==> inputs of v19 <==
## error_correction
module error_correction # (
    parameter puf_sig_length     = 256,
    parameter ipid_N             = 16
)
(
    input                                clk,
    input                                rst_n,
    input        [1:0]                   pcm_instruction,
    input        [puf_sig_length-1:0]    pcm_puf_in,
    input                                pcm_puf_in_valid,
    input        [$clog2(ipid_N)-1:0]    pcm_ipid_number,
    output logic [puf_sig_length-1:0]    pcm_puf_out,
    output logic                         pcm_puf_out_valid,
    output logic                         pcm_S_c  
);
make LEC_CHECK=0 ABC_AREA=1 CAP_MARGIN=20 CELL_PAD_IN_SITES_DETAIL_PLACEMENT=2 CELL_PAD_IN_SITES_GLOBAL_PLACEMENT=2 CORE_MARGIN=2 CORE_UTILIZATION=35 GPL_TIMING_DRIVEN=0 MIN_ROUTING_LAYER=met2 SETUP_SLACK_MARGIN=0.72 SLEW_MARGIN=35 TNS_END_PERCENT=75 finish   # period 5.0 ns
run.sh (not shown) runs the stock make flow with config.mk's settings and CLKGATE_MAP_FILE=.
==> v16 (differences from v19) <==
ABC_AREA = not set   (was 1)
CELL_PAD_IN_SITES_DETAIL_PLACEMENT = not set   (was 2)
CELL_PAD_IN_SITES_GLOBAL_PLACEMENT = not set   (was 2)
CORE_UTILIZATION = 64   (was 35)
GPL_TIMING_DRIVEN = not set   (was 0)
MIN_ROUTING_LAYER = not set   (was met2)
SETUP_SLACK_MARGIN = not set   (was 0.72)
SLEW_MARGIN = 20   (was 35)
TNS_END_PERCENT = not set   (was 75)
==> flow/constraint.sdc (replaced) <==
create_clock -name core_clock -period 2.15 [get_ports {clk}]
set_input_delay 0.4300 -clock core_clock [delete_from_list [all_inputs] [get_ports {clk}]]
set_output_delay 0.4300 -clock core_clock [all_outputs]
set_load 0.01 [all_outputs]
==> v17 (differences from v19) <==
ABC_AREA = not set   (was 1)
CELL_PAD_IN_SITES_DETAIL_PLACEMENT = not set   (was 2)
CELL_PAD_IN_SITES_GLOBAL_PLACEMENT = not set   (was 2)
CORE_UTILIZATION = 70   (was 35)
CTS_CLUSTER_SIZE = 59   (was not set)
GPL_TIMING_DRIVEN = not set   (was 0)
MIN_ROUTING_LAYER = not set   (was met2)
PLACE_DENSITY = 0.6   (was not set)
SETUP_SLACK_MARGIN = not set   (was 0.72)
SLEW_MARGIN = 20   (was 35)
TNS_END_PERCENT = not set   (was 75)
==> flow/constraint.sdc (replaced) <==
create_clock -name core_clock -period 3.11 [get_ports {clk}]
set_input_delay 0.6220 -clock core_clock [delete_from_list [all_inputs] [get_ports {clk}]]
set_output_delay 0.6220 -clock core_clock [all_outputs]
set_load 0.01 [all_outputs]
==> results <==
Proportion of cell area occupied by registers: v16 48.02%; v17 52.05%; v19 47.34%
First-pass DRT Iterations: v16 6; v17 9; v19 10
Data required, critical path: v16 2.81 ns; v17 3.70 ns; v19 5.81 ns
Antenna violations before repair: v16 10; v17 20; v19 0
Violation count after the first detailed-routing iteration: v16 7233; v17 8623; v19 19440
Ao+oa area frac: v16 3.031%; v17 3.031%; v19 1.005%
Non-clk invs: v16 10; v17 10; v19 597
Synth mux share: v16 13.50%; v17 13.50%; v19 0%
Internal power of the cells: v16 83.13 mW; v17 53.25 mW; v19 30.29 mW
Wire length reported by the detailed router: v16 266300 µm; v17 271400 µm; v19 441000 µm
Total number of vias: v16 54230; v17 54960; v19 107900
DR vias/cell: v16 6.763; v17 7.301; v19 7.257
Final standard cell area without fillers: v16 109700 µm²; v17 101200 µm²; v19 111200 µm²
Final WS setup: v16 -0.9268 ns; v17 -0.2835 ns; v19 0.8844 ns
Unique cell types: v16 73; v17 73; v19 39
Post-DP HPWL: v16 146300 µm; v17 145200 µm; v19 320600 µm
Post-synthesis share of cell area spent on full adders, half adders and majority gates: v16 0.04659%; v17 0.04659%; v19 0.04170%
Launching point of the worst reg2reg path: v16 parity_bits[14][44]; v17 parity_bits[15][86]; v19 parity_bits[6][68]
Cells on worst reg2reg path: v16 8; v17 7; v19 12
Max-slew headroom: v16 46.13%; v17 21.37%; v19 26.07%
Tap Cells: v16 1650; v17 1512; v19 3384
Final net count: v16 6484; v17 6120; v19 11530
Largest fanout on the critical path: v16 4; v17 8; v19 10
Clock network fraction of total power: v16 26.6%; v17 28.3%; v19 33.3%
Basic Gates by Area: v16 5.615%; v17 5.615%; v19 31.62%
Run status: v16 complete, but fails checks; v17 complete, but fails checks; v19 complete, no violations
Violated checks: v16 setup timing; v17 setup timing; v19 -

* * *

==> amber <==
Starting RTL as in the previous note.
make LEC_CHECK=0 CAP_MARGIN=20 CORE_MARGIN=2 CORE_UTILIZATION=64 CTS_CLUSTER_SIZE=45 HOLD_SLACK_MARGIN=0.3 SETUP_SLACK_MARGIN=0.61 SLEW_MARGIN=20 finish   # period 2.15 ns
==> onyx: changes against amber <==
- CORE_UTILIZATION: 64 -> 40
- CTS_CLUSTER_SIZE: 45 -> unset
- HOLD_SLACK_MARGIN: 0.3 -> unset
- PLACE_DENSITY: unset -> 0.6
- SETUP_SLACK_MARGIN: 0.61 -> unset
==> flow/constraint.sdc (replaced) <==
create_clock -name core_clock -period 3.88 [get_ports {clk}]
set_input_delay 0.7760 -clock core_clock [delete_from_list [all_inputs] [get_ports {clk}]]
set_output_delay 0.7760 -clock core_clock [all_outputs]
set_load 0.01 [all_outputs]
==> quartz: changes against amber <==
- CORE_UTILIZATION: 64 -> 30
- CTS_CLUSTER_SIZE: 45 -> unset
- HOLD_SLACK_MARGIN: 0.3 -> unset
- PLACE_DENSITY: unset -> 0.6
- SETUP_SLACK_MARGIN: 0.61 -> unset
==> flow/constraint.sdc (replaced) <==
create_clock -name core_clock -period 3.88 [get_ports {clk}]
set_input_delay 0.7760 -clock core_clock [delete_from_list [all_inputs] [get_ports {clk}]]
set_output_delay 0.7760 -clock core_clock [all_outputs]
set_load 0.01 [all_outputs]
==> results <==
Outcome: quartz timing/DRC/antenna clean; onyx timing/DRC/antenna clean; amber failed layout checks
Layout check failures: quartz -; onyx -; amber setup timing
Setup ws final: quartz 0.652 ns; onyx 0.604 ns; amber -0.962 ns
Amount of wire on met3 after detailed routing: quartz 11,100 µm; onyx 8770 µm; amber 29,300 µm
Worst Path Class, Setup: quartz in2reg; onyx in2reg; amber reg2reg
Total number of warnings across the stage logs: quartz 34; onyx 36; amber 43
Launching instance or port of the critical path: quartz pcm_ipid_number[0]; onyx pcm_ipid_number[0]; amber parity_bits[6][30]$_DFFE_PP_
Tap cell instance count: quartz 3,552; onyx 2,656; amber 1,650
Worst Hold Margin: quartz 0.494 ns; onyx 0.482 ns; amber 0.355 ns
Number of ordinary and repair buffers in the finished layout: quartz 973; onyx 1,013; amber 1,972
Final #Nets: quartz 5,690; onyx 5,720; amber 6,672
Wire per inst: quartz 24.1 µm; onyx 26.0 µm; amber 35.6 µm
Combinational share of cell area: quartz 26.8%; onyx 27.1%; amber 28.1%
Utilization after layout: quartz 37.5%; onyx 49.6%; amber 89.1%
Proportion of total power due to net switching: quartz 29.5%; onyx 29.5%; amber 33.5%
Share of the final layout cell area in sequential cells: quartz 52.5%; onyx 53.1%; amber 47.2%
Class of the most critical hold timing path: quartz reg2reg; onyx reg2reg; amber in2reg
Relative max-transition margin: quartz 33.2%; onyx 33.2%; amber 40.2%

* * *

==> inputs of trial 63 <==
Starting RTL as in the previous note.
==> flow/config.mk <==
export PLATFORM = sky130hd
export DESIGN_NAME = error_correction
export DESIGN_NICKNAME = error_correction
export VERILOG_FILES = /design/flow/design.v
export SDC_FILE = /design/flow/constraint.sdc
export NUM_CORES = 4
export LEC_CHECK = 0
export ABC_AREA = 0
export CAP_MARGIN = 20
export CORE_ASPECT_RATIO = 1.65
export CORE_MARGIN = 2
export CORE_UTILIZATION = 70
export CTS_CLUSTER_SIZE = 52
export GPL_ROUTABILITY_DRIVEN = 0
export PLACE_DENSITY = 0.65
export SLEW_MARGIN = 10
==> flow/constraint.sdc <==
create_clock -name core_clock -period 3.05 [get_ports {clk}]
set_input_delay 0.6100 -clock core_clock [delete_from_list [all_inputs] [get_ports {clk}]]
set_output_delay 0.6100 -clock core_clock [all_outputs]
set_load 0.01 [all_outputs]
==> build 74: changes against trial 63 <==
==> flow/config.mk (replaced) <==
export PLATFORM = sky130hd
export DESIGN_NAME = error_correction
export DESIGN_NICKNAME = error_correction
export VERILOG_FILES = /design/flow/design.v
export SDC_FILE = /design/flow/constraint.sdc
export NUM_CORES = 4
export LEC_CHECK = 0
export CAP_MARGIN = 20
export CORE_MARGIN = 2
export CORE_UTILIZATION = 40
export MIN_ROUTING_LAYER = met2
export SLEW_MARGIN = 20
export TNS_END_PERCENT = 75
==> flow/constraint.sdc (replaced) <==
create_clock -name core_clock -period 5.0 [get_ports {clk}]
set_input_delay 1.0000 -clock core_clock [delete_from_list [all_inputs] [get_ports {clk}]]
set_output_delay 1.0000 -clock core_clock [all_outputs]
set_load 0.01 [all_outputs]
==> comparison <==
In trial 63 the power is higher than in build 74, by 73%. Between build 74 and trial 63, the lower global-route usage is in build 74 (gap 13 points). Synthesized cell count is the same in trial 63 and build 74. In build 74 the via count is larger than in trial 63, by 0.54%. Build 74 finished with timing, DRC and antenna clean. Trial 63 reached the layout checks and failed them: capacitance limit, slew limit, setup timing. Between build 74 and trial 63, the lower cell area is in build 74 (gap 5.0%, measured against trial 63). In build 74 the first-iteration DRC count is smaller than in trial 63, by 10%. Flip-flop count is the same in build 74 and trial 63. Between trial 63 and build 74, the lower sequential power is in build 74 (gap 64%, measured against build 74).

* * *

==> trial 50 <==
Starting RTL as in the previous note.
make LEC_CHECK=0 ABC_AREA=0 CAP_MARGIN=20 CORE_ASPECT_RATIO=1.65 CORE_MARGIN=2 CORE_UTILIZATION=70 CTS_CLUSTER_SIZE=52 GPL_ROUTABILITY_DRIVEN=0 PLACE_DENSITY_LB_ADDON=0.27 SLEW_MARGIN=10 finish   # period 2.95 ns
==> trial 75 (differences from trial 50) <==
==> flow/config.mk (replaced) <==
export PLATFORM = sky130hd
export DESIGN_NAME = error_correction
export DESIGN_NICKNAME = error_correction
export VERILOG_FILES = /design/flow/design.v
export SDC_FILE = /design/flow/constraint.sdc
export NUM_CORES = 4
export LEC_CHECK = 0
export CAP_MARGIN = 20
export CORE_MARGIN = 2
export CORE_UTILIZATION = 40
export PLACE_DENSITY = 0.6
export SLEW_MARGIN = 20
==> flow/constraint.sdc (replaced) <==
create_clock -name core_clock -period 6.53 [get_ports {clk}]
set_input_delay 1.3060 -clock core_clock [delete_from_list [all_inputs] [get_ports {clk}]]
set_output_delay 1.3060 -clock core_clock [all_outputs]
set_load 0.01 [all_outputs]
==> trial 38 (differences from trial 50) <==
==> flow/config.mk (replaced) <==
export PLATFORM = sky130hd
export DESIGN_NAME = error_correction
export DESIGN_NICKNAME = error_correction
export VERILOG_FILES = /design/flow/design.v
export SDC_FILE = /design/flow/constraint.sdc
export NUM_CORES = 4
export LEC_CHECK = 0
export CAP_MARGIN = 20
export CORE_MARGIN = 2
export CORE_UTILIZATION = 40
export PLACE_DENSITY = 0.6
export SETUP_SLACK_MARGIN = -0.24
export SLEW_MARGIN = 20
==> flow/constraint.sdc (replaced) <==
create_clock -name core_clock -period 3.88 [get_ports {clk}]
set_input_delay 0.7760 -clock core_clock [delete_from_list [all_inputs] [get_ports {clk}]]
set_output_delay 0.7760 -clock core_clock [all_outputs]
set_load 0.01 [all_outputs]
==> qor summary <==
metric	trial 50	trial 38	trial 75
Outcome	aborted with a tool error	complete, no violations	complete, no violations
Failing step	global routing (5_1_grt)	-	-
Hold Slack	-	482 ps	376 ps
Final core utilization	-	0.496	0.478
Final Total Pwr	-	60.7 mW	34.7 mW
Total of clock buffers placed in the layout	-	227	226
Data arrival time of the critical path	-	3940 ps	4890 ps
Count of final setup violators	-	0	0
Cts-stage hold buffer count	1	1	0
Power attributed to the clock group	-	18.3 mW	10.7 mW
Num CTS Buffers	153	185	185
Seq pwr	-	25.6 mW	15.2 mW
Clk_skew	-	38.1 ps	21.7 ps
Number of combinational gates with multiple inputs	-	2,445	2,445
Post-place setup slack	-1000 ps	-215 ps	1400 ps
Transition time of the tightest slew-check pin	-	998 ps	1150 ps
Max Cap Viol	-	0	0
Net switching power	-	17.9 mW	10.2 mW
Tightest Hold Check Type	-	reg -> reg	in -> async
Standard cell area after detailed placement	0.0956 mm2	0.0926 mm2	0.0892 mm2
Final weighted congestion in routability-driven placement	-	0.872	0.871
Via count of the routed design	-	44.8k	43.5k
Sequential share of cell area	-	0.531	0.550
Total number of tap cells	-	2,656	2,656
Critical path required time	-	4540 ps	7190 ps
Worst setup slack for register-to-register paths	-	660 ps	3320 ps
Part of the power in registers	-	0.422	0.439

* * *

==> 07-25: inputs <==
error_correction again, from the RTL that the note above started with.
// error_correction
module error_correction # (
    parameter puf_sig_length     = 256,
    parameter ipid_N             = 16
)
(
    input                                clk,
    input                                rst_n,
    input        [1:0]                   pcm_instruction,
    input        [puf_sig_length-1:0]    pcm_puf_in,
    input                                pcm_puf_in_valid,
    input        [$clog2(ipid_N)-1:0]    pcm_ipid_number,
    output logic [puf_sig_length-1:0]    pcm_puf_out,
    output logic                         pcm_puf_out_valid,
    output logic                         pcm_S_c  
);
==> flow/config.mk <==
export PLATFORM = sky130hd
export DESIGN_NAME = error_correction
export DESIGN_NICKNAME = error_correction
export VERILOG_FILES = /design/flow/design.v
export SDC_FILE = /design/flow/constraint.sdc
export NUM_CORES = 4
export LEC_CHECK = 0
export CAP_MARGIN = 20
export CORE_MARGIN = 2
export CORE_UTILIZATION = 70
export CTS_CLUSTER_SIZE = 37
export HOLD_SLACK_MARGIN = 0.29
export SETUP_SLACK_MARGIN = 0.63
export SLEW_MARGIN = 20
==> flow/constraint.sdc <==
create_clock -name core_clock -period 2.21 [get_ports {clk}]
set_input_delay 0.4420 -clock core_clock [delete_from_list [all_inputs] [get_ports {clk}]]
set_output_delay 0.4420 -clock core_clock [all_outputs]
set_load 0.01 [all_outputs]
==> inputs of 11-06, as changes to 07-25 <==
Settings changed: CORE_UTILIZATION 70 to 65, CTS_CLUSTER_SIZE 37 to not set, HOLD_SLACK_MARGIN 0.29 to not set, MAX_ROUTING_LAYER set to met4, PLACE_DENSITY set to 0.6, SETUP_SLACK_MARGIN 0.63 to not set.
==> flow/constraint.sdc (replaced) <==
create_clock -name core_clock -period 4.09 [get_ports {clk}]
set_input_delay 0.8180 -clock core_clock [delete_from_list [all_inputs] [get_ports {clk}]]
set_output_delay 0.8180 -clock core_clock [all_outputs]
set_load 0.01 [all_outputs]
==> inputs of 10-08, as changes to 07-25 <==
Settings changed: CTS_CLUSTER_SIZE 37 to 30, HOLD_SLACK_MARGIN 0.29 to not set, PLACE_DENSITY set to 0.6, SETUP_SLACK_MARGIN 0.63 to not set.
==> flow/constraint.sdc (replaced) <==
create_clock -name core_clock -period 2.75 [get_ports {clk}]
set_input_delay 0.5500 -clock core_clock [delete_from_list [all_inputs] [get_ports {clk}]]
set_output_delay 0.5500 -clock core_clock [all_outputs]
set_load 0.01 [all_outputs]
==> summary of the runs <==
11-06 completed without violations. 07-25 failed in clock tree synthesis, error DPL-0033. 10-08 did not get past global routing.
Synthesized cell count is the same in 07-25 and 10-08.
In area after synthesis, 10-08 and 11-06 do not differ.
Of 11-06 and 07-25, 11-06 has the higher die size (gap about 8%, measured against 07-25).

* * *

==> run Y <==
Starting RTL as in the previous note.
Design error_correction, start of the top module:
module error_correction # (
    parameter puf_sig_length     = 256,
    parameter ipid_N             = 16
)
(
    input                                clk,
    input                                rst_n,
    input        [1:0]                   pcm_instruction,
    input        [puf_sig_length-1:0]    pcm_puf_in,
    input                                pcm_puf_in_valid,
    input        [$clog2(ipid_N)-1:0]    pcm_ipid_number,
    output logic [puf_sig_length-1:0]    pcm_puf_out,
    output logic                         pcm_puf_out_valid,
    output logic                         pcm_S_c  
);
clock: 3.74 ns
lec_check: 0
abc_area: 1
cap_margin: 20
core_aspect_ratio: 1.65
core_margin: 10
core_utilization: 37
cts_cluster_size: 52
gpl_routability_driven: 0
place_density: 0.47
slew_margin: 10
==> run H: changes against run Y <==
==> flow/config.mk (replaced) <==
export PLATFORM = sky130hd
export DESIGN_NAME = error_correction
export DESIGN_NICKNAME = error_correction
export VERILOG_FILES = /design/flow/design.v
export SDC_FILE = /design/flow/constraint.sdc
export NUM_CORES = 4
export LEC_CHECK = 0
export CAP_MARGIN = 20
export CORE_MARGIN = 2
export CORE_UTILIZATION = 47
export SETUP_SLACK_MARGIN = 0.71
export SLEW_MARGIN = 20
==> flow/constraint.sdc (replaced) <==
create_clock -name core_clock -period 2.71 [get_ports {clk}]
set_input_delay 0.5420 -clock core_clock [delete_from_list [all_inputs] [get_ports {clk}]]
set_output_delay 0.5420 -clock core_clock [all_outputs]
set_load 0.01 [all_outputs]
==> summary.txt <==
Notes from the flow run.

Setup path:
- The STA report counts the stages on the worst setup path as 8.
- The run puts the reg-to-reg setup timing slack at -0.08 ns.

Power:
- The share of total power dissipated in combinational logic is 0.350.
- The run gives the post-route total power as 96.62 mW.

Outcome:
- The layout checks failed on negative setup slack.
- The flow ran to the end, but the layout failed its checks.

Timing:
- The critical path in the final layout is reported with a setup slack of -0.07707 ns.
- The run puts the final setup violation count at 31.

Drt:
- The detailed router placed 48.67k vias in this run.
- The run gives the routed length on met3 as 10.90 mm.
- The run gives the routed length per instance as 26.09 µm.

Hold path:
- According to the hold report, the worst path is of the input pin to flop type.

Final layout:
- Per the layout area report, the register area comes to 52660 µm².

Synth:
- The run gives the area share of xor/xnor cells in the synthesized design as 0.1074.
- Summing all multiplexer cells gives an area fraction of 0.1350.

Clock tree:
- The run puts the post-CTS setup buffer count at 72.
Source of the figures above: run H

==> summary.txt <==
Notes from the flow run.

Final layout:
- The run puts the total area of sequential cells at 52660 µm².

Synth:
- The run gives the area share of xor/xnor cells in the synthesized design as 0.04095.
- The run gives the area fraction in mux cells as 0.

Drt:
- The detailed router placed 72.74k vias in this run.
- The run gives the routed length per instance as 21.79 µm.
- The run gives the routed length on met3 as 14.45 mm.

Setup path:
- The run gives the reg-to-reg setup timing slack as 1.24 ns.
- In this run the number of cells on the critical path is 1.

Power:
- The power report attributes to the combinational group a share of 0.242.
- The run gives the post-route total power as 57.68 mW.

Hold path:
- The run gives the class of the tightest hold or removal check as flop to flop.

Outcome:
- The run finished with no timing, DRC or antenna violations.

GRT:
- The first global-routing pass estimated 465.4 mm of wire.
Source of the figures above: run Y

Power and IR drop assume default switching activity.
